== build 83 ==
// fm_lpr_fir
module fm_lpr_fir (
    input  logic        clock,
    input  logic        reset,
    input  logic [31:0] x_in,
    output logic        x_rd_en,
    input  logic        x_empty,
    output logic [31:0] y_out,
    input  logic        y_out_full,
    output logic        y_wr_en
);
clock: 7.16 ns
lec_check: 0
abc_area: 0
cap_margin: 20
cell_pad_in_sites_detail_placement: 0
core_margin: 2
core_utilization: 67
cts_cluster_size: 59
setup_slack_margin: -0.47
slew_margin: 20
tns_end_percent: 45
run.sh (not shown) runs the stock make flow with config.mk's settings and CLKGATE_MAP_FILE=.
[flow] build 83 | stages: complete | final checks: fail | reason: setup timing
The inputs of build 50 differ from those of build 83 as listed below.
- CTS_CLUSTER_SIZE no longer set, was 59
- ABC_AREA no longer set, was 0
- CORE_UTILIZATION now 40, was 67
- SETUP_SLACK_MARGIN no longer set, was -0.47
- TNS_END_PERCENT no longer set, was 45
- CELL_PAD_IN_SITES_DETAIL_PLACEMENT no longer set, was 0
- the clock period (ns, I/O delays scaled along) now 11.1, was 7.16
### Flow results
No stage failed in build 50, and the final checks on the layout all came back clean.
Re global-route usage: build 83 was higher than build 50.
Build 50 — post-placement cell area about 3.4% lower, build 83 as reference
Taking build 83 over build 50, the width of the chip ratio works out to 0.77.
Delta(HPWL after detailed placement, build 50 - build 83) < 0
[build 50] actual transition at the worst max-transition pin fell 22 ps relative to build 83
In the metrics for build 83 and build 50, the one carrying the lower routed via count divided by cell count is build 50.
Higher total die size was reported by build 50, not build 83.
Delta (build 50 minus build 83): routed via count lost 8004, total area of multi-input combinational cells decreased by 1300 um^2 relative to the old numbers.
--- input diff build 50..build 49 ---
- putting GPL_ROUTABILITY_DRIVEN at 0 where nothing was set
- putting CELL_PAD_IN_SITES_DETAIL_PLACEMENT at 1 where nothing was set
- putting SETUP_SLACK_MARGIN at 0.18 where nothing was set
- swapping 11.1 for 12.0 in the clock period (ns, I/O delays scaled along)
[summary]
Build 49: largest fanout on the critical path higher than build 50. Cmp build 50 and build 49 / arrival time of the worst setup path / lower: build 50. Comparing build 50 and build 49, the higher length of routed met2 wiring was measured on build 49. Between build 49 and build 50, the utilization does not differ in any meaningful way. Build 49: full flow OK, the timing, DRC and antenna checks passed. The clock-pin slew on the worst setup and hold paths of build 50 and that of build 49 are within noise of each other. | violation count after the first detailed-route iteration | build 49 vs build 50 | better |. Standard cell area after detailed placement: build 50 vs build 49 — no meaningful difference. Per the comparison of build 49 with build 50, worst-case setup margin in the final layout went up 160 ps; final hold slack went up 46 ps.
The inputs of build 19 differ from those of build 49 as listed below.
- HOLD_SLACK_MARGIN newly set to 0.23
- GPL_ROUTABILITY_DRIVEN removed (was 0)
- CTS_CLUSTER_SIZE newly set to 68
- SETUP_SLACK_MARGIN removed (was 0.18)
- CORE_MARGIN changed from 2 to 10
- TNS_END_PERCENT newly set to 60
- CORE_UTILIZATION changed from 40 to 16
- the clock period (ns, I/O delays scaled along) changed from 12.0 to 7.6
Findings:
- Although build 19 finished all stages, its layout failed final checks on setup timing.
- Relative to build 49, required time at the worst-slack endpoint has gone down in build 19.
- Diff build 49 -> build 19: sequential share of layout area shrank by 3.2 points; upper clock frequency limit grew by 18 MHz; post-detailed-placement half-perimeter wirelength grew by about 9%.

---

## run A
fm_lpr_fir again, from the RTL that the note above started with.
clock: 12.0 ns
lec_check: 0
cap_margin: 20
cell_pad_in_sites_detail_placement: 2
cell_pad_in_sites_global_placement: 2
core_aspect_ratio: 0.69
core_margin: 10
core_utilization: 58
cts_cluster_diameter: 167
gpl_routability_driven: 1
max_routing_layer: met4
setup_slack_margin: 0.18
slew_margin: 40
What ended run A was a tool error in detailed placement (3_5_place_dp); the run never finished.
Input-level comparison between run B and run A:
- CORE_MARGIN now 2, was 10
- SETUP_SLACK_MARGIN no longer set, was 0.18
- GPL_ROUTABILITY_DRIVEN no longer set, was 1
- CORE_UTILIZATION now 70, was 58
- CTS_CLUSTER_DIAMETER no longer set, was 167
- SLEW_MARGIN now 20, was 40
- CELL_PAD_IN_SITES_GLOBAL_PLACEMENT no longer set, was 2
- CELL_PAD_IN_SITES_DETAIL_PLACEMENT no longer set, was 2
- CTS_CLUSTER_SIZE now 15, previously not set
- MAX_ROUTING_LAYER no longer set, was met4
- CORE_ASPECT_RATIO no longer set, was 0.69
- the clock period (ns, I/O delays scaled along) now 7.76, was 12.0
==> comparison <==
As the logs show, run A stopped at detailed placement (3_5_place_dp) after a tool error, so it never reached the end of the flow. Every stage of run B finished as expected; the final checks, on the other hand, flagged negative setup slack, which means the layout fails. Run A → run B: summed standard-cell area reported by yosys about even; number of buffer cells added on primary ports flat. Run B vs. run A: initial standard-cell utilization of the core picked up an extra 12 points; standard-cell row count picked up an extra 14; die area lost 22%; area of the core lost 17%; die height picked up an extra 5.2%. On number of top-level pins, run A tracks run B almost exactly.
--- input diff run B..run C ---
- an added SETUP_SLACK_MARGIN of 0.95
- a change of CAP_MARGIN from 20 to 40
- a change of CORE_UTILIZATION from 70 to 72
- a change of CTS_CLUSTER_SIZE from 15 to 13
- a change of the clock period (ns, I/O delays scaled along) from 7.76 to 7.48
[summary]
- No crash in run C: every stage finished, but the layout fails its final checks due to negative setup slack.
- Lower highest attainable clock frequency goes to run C over run B.
- Aggregate global-route resource usage in run C vs run B: up 2.4 points
- Run B vs run C, launch point of the critical path: fir_lpr_inst.coefficient_counter[2] vs fir_lpr_inst.coefficient_counter[3]
- Compared with run B, run C shows transition time at the pin with the least slew margin lower by 18 ps.
- The die width in run C was lower than what run B gave.
- Compared with run B, run C shows a higher post-route non-filler standard cell count.
## Diff of input files: run D against run C
- CORE_UTILIZATION changed from 72 to 40
- CTS_CLUSTER_SIZE removed (was 13)
- SETUP_SLACK_MARGIN changed from 0.95 to 2.96
- CAP_MARGIN changed from 40 to 20
- the clock period (ns, I/O delays scaled along) changed from 7.48 to 11.1
Results
Count of clock-buffer cells in the layout ends up higher on run D. Comparing run C with run D, the flip-flop count came out essentially unchanged. Taking run C as the reference, in run D residual DRC count held steady; final area shrank by about 1.6%. Run D: full flow OK, the timing, DRC and antenna checks passed. Logic share of the area ended up 1.2 points higher on run D than on run C. In the reports for run D and run C, the larger register share of the cell area belongs to run D. Compared to run C, the routing of run D uses less wire. Measured against run D, the count of buffers not belonging to the clock network in the layout of run C comes out at 2.2 times the reference value.
Relative to run D, the following input files were edited for run E:
- CTS_CLUSTER_SIZE: unset -> 49
- CAP_MARGIN: 20 -> 0
- CORE_UTILIZATION: 40 -> 72
- SETUP_SLACK_MARGIN: 2.96 -> 2.26
- the clock period (ns, I/O delays scaled along): 11.1 -> 7.62
Findings:
- Although it ran to completion, run E produced a layout that fails the final checks because of negative setup slack.
- Run D → run E: number of cell rows went down about 26%; transition time at the pin with the least slew margin has increased.
- Cell with the biggest individual delay on the critical path = sky130_fd_sc_hd__fa_2: run D; cell with the biggest individual delay on the critical path = sky130_fd_sc_hd__fa_1: run E
- Flip-flop and latch area essentially unchanged between run E and run D.

---

Starting RTL as in the previous note.
make LEC_CHECK=0 CAP_MARGIN=15 CORE_MARGIN=2 CORE_UTILIZATION=72 CTS_CLUSTER_DIAMETER=49 CTS_CLUSTER_SIZE=10 SLEW_MARGIN=20 finish   # period 6.3 ns
The baseline finished but fails on setup timing.
==> next run, changes <==
--- a/flow/config.mk
+++ b/flow/config.mk
@@ -6,8 +6,10 @@
 export NUM_CORES = 4
 export LEC_CHECK = 0
-export CAP_MARGIN = 15
+export CAP_MARGIN = 35
 export CORE_MARGIN = 2
 export CORE_UTILIZATION = 72
-export CTS_CLUSTER_DIAMETER = 49
-export CTS_CLUSTER_SIZE = 10
+export CTS_CLUSTER_DIAMETER = 133
+export HOLD_SLACK_MARGIN = -0.04
+export MAX_ROUTING_LAYER = met4
+export SETUP_SLACK_MARGIN = -0.53
 export SLEW_MARGIN = 20
==> flow/constraint.sdc (replaced) <==
create_clock -name core_clock -period 7.08 [get_ports {clock}]
set_input_delay 1.4160 -clock core_clock [delete_from_list [all_inputs] [get_ports {clock}]]
set_output_delay 1.4160 -clock core_clock [all_outputs]
set_load 0.01 [all_outputs]
The new run finished with setup timing left.
Clock-buffer cell count climbs by 1.
Final area drops by about 2.3%.
Final cell count drops by 1.1%.
First-iteration DRC count drops by about 5.4%.
Area after synthesis is unchanged.
Core utilization drops by 1.9 points.
Global-route usage climbs by 1.0 points.
Setup slack improved by 0.94 ns.
Routed wire length drops by about 3%.
Fmax climbs by 1.8%.
==> next run, changes <==
==> flow/config.mk (replaced) <==
export PLATFORM = sky130hd
export DESIGN_NAME = fm_lpr_fir
export DESIGN_NICKNAME = fm_lpr_fir
export VERILOG_FILES = /design/flow/design.v
export SDC_FILE = /design/flow/constraint.sdc
export NUM_CORES = 4
export LEC_CHECK = 0
export CAP_MARGIN = 20
export CORE_MARGIN = 2
export CORE_UTILIZATION = 68
export CTS_CLUSTER_SIZE = 25
export SLEW_MARGIN = 20
==> flow/constraint.sdc (replaced) <==
create_clock -name core_clock -period 7.82 [get_ports {clock}]
set_input_delay 1.5640 -clock core_clock [delete_from_list [all_inputs] [get_ports {clock}]]
set_output_delay 1.5640 -clock core_clock [all_outputs]
set_load 0.01 [all_outputs]
Outcome:
- The new run reached the layout checks and failed them: setup timing
- core utilization came out lower by 4.7 points
- worst setup slack gains 0.74 ns
- sequential share of layout area stays flat
- cell count stays flat
- clock skew came out higher by 0.0051 ns
- die area climbs by 5.8%
- design area fell by 0.35%
- register-to-register slack improves by 0.74 ns
==> next run, changes <==
--- a/flow/config.mk
+++ b/flow/config.mk
@@ -6,7 +6,9 @@
 export NUM_CORES = 4
 export LEC_CHECK = 0
-export CAP_MARGIN = 20
+export CAP_MARGIN = 15
 export CORE_MARGIN = 2
-export CORE_UTILIZATION = 68
-export CTS_CLUSTER_SIZE = 25
+export CORE_UTILIZATION = 72
+export CTS_CLUSTER_DIAMETER = 336
+export CTS_CLUSTER_SIZE = 10
+export SETUP_SLACK_MARGIN = 1.03
 export SLEW_MARGIN = 20
==> flow/constraint.sdc (replaced) <==
create_clock -name core_clock -period 6.3 [get_ports {clock}]
set_input_delay 1.2600 -clock core_clock [delete_from_list [all_inputs] [get_ports {clock}]]
set_output_delay 1.2600 -clock core_clock [all_outputs]
set_load 0.01 [all_outputs]
What happened: The new run reached the layout checks and failed them: setup timing. First-iteration DRC count goes up by 29%. Wire length goes up by 9.4%. Utilization goes up by 7.2 points.
==> next run, changes <==
==> flow/config.mk (replaced) <==
export PLATFORM = sky130hd
export DESIGN_NAME = fm_lpr_fir
export DESIGN_NICKNAME = fm_lpr_fir
export VERILOG_FILES = /design/flow/design.v
export SDC_FILE = /design/flow/constraint.sdc
export NUM_CORES = 4
export LEC_CHECK = 0
export CAP_MARGIN = 20
export CORE_MARGIN = 2
export CORE_UTILIZATION = 72
export SETUP_SLACK_MARGIN = 0.91
export SLEW_MARGIN = 20
==> flow/constraint.sdc (replaced) <==
create_clock -name core_clock -period 7.63 [get_ports {clock}]
set_input_delay 1.5260 -clock core_clock [delete_from_list [all_inputs] [get_ports {clock}]]
set_output_delay 1.5260 -clock core_clock [all_outputs]
set_load 0.01 [all_outputs]
The new run produced a layout that fails on setup timing; via count drops by 1.6%; clock skew shrinks by 0.027 ns.
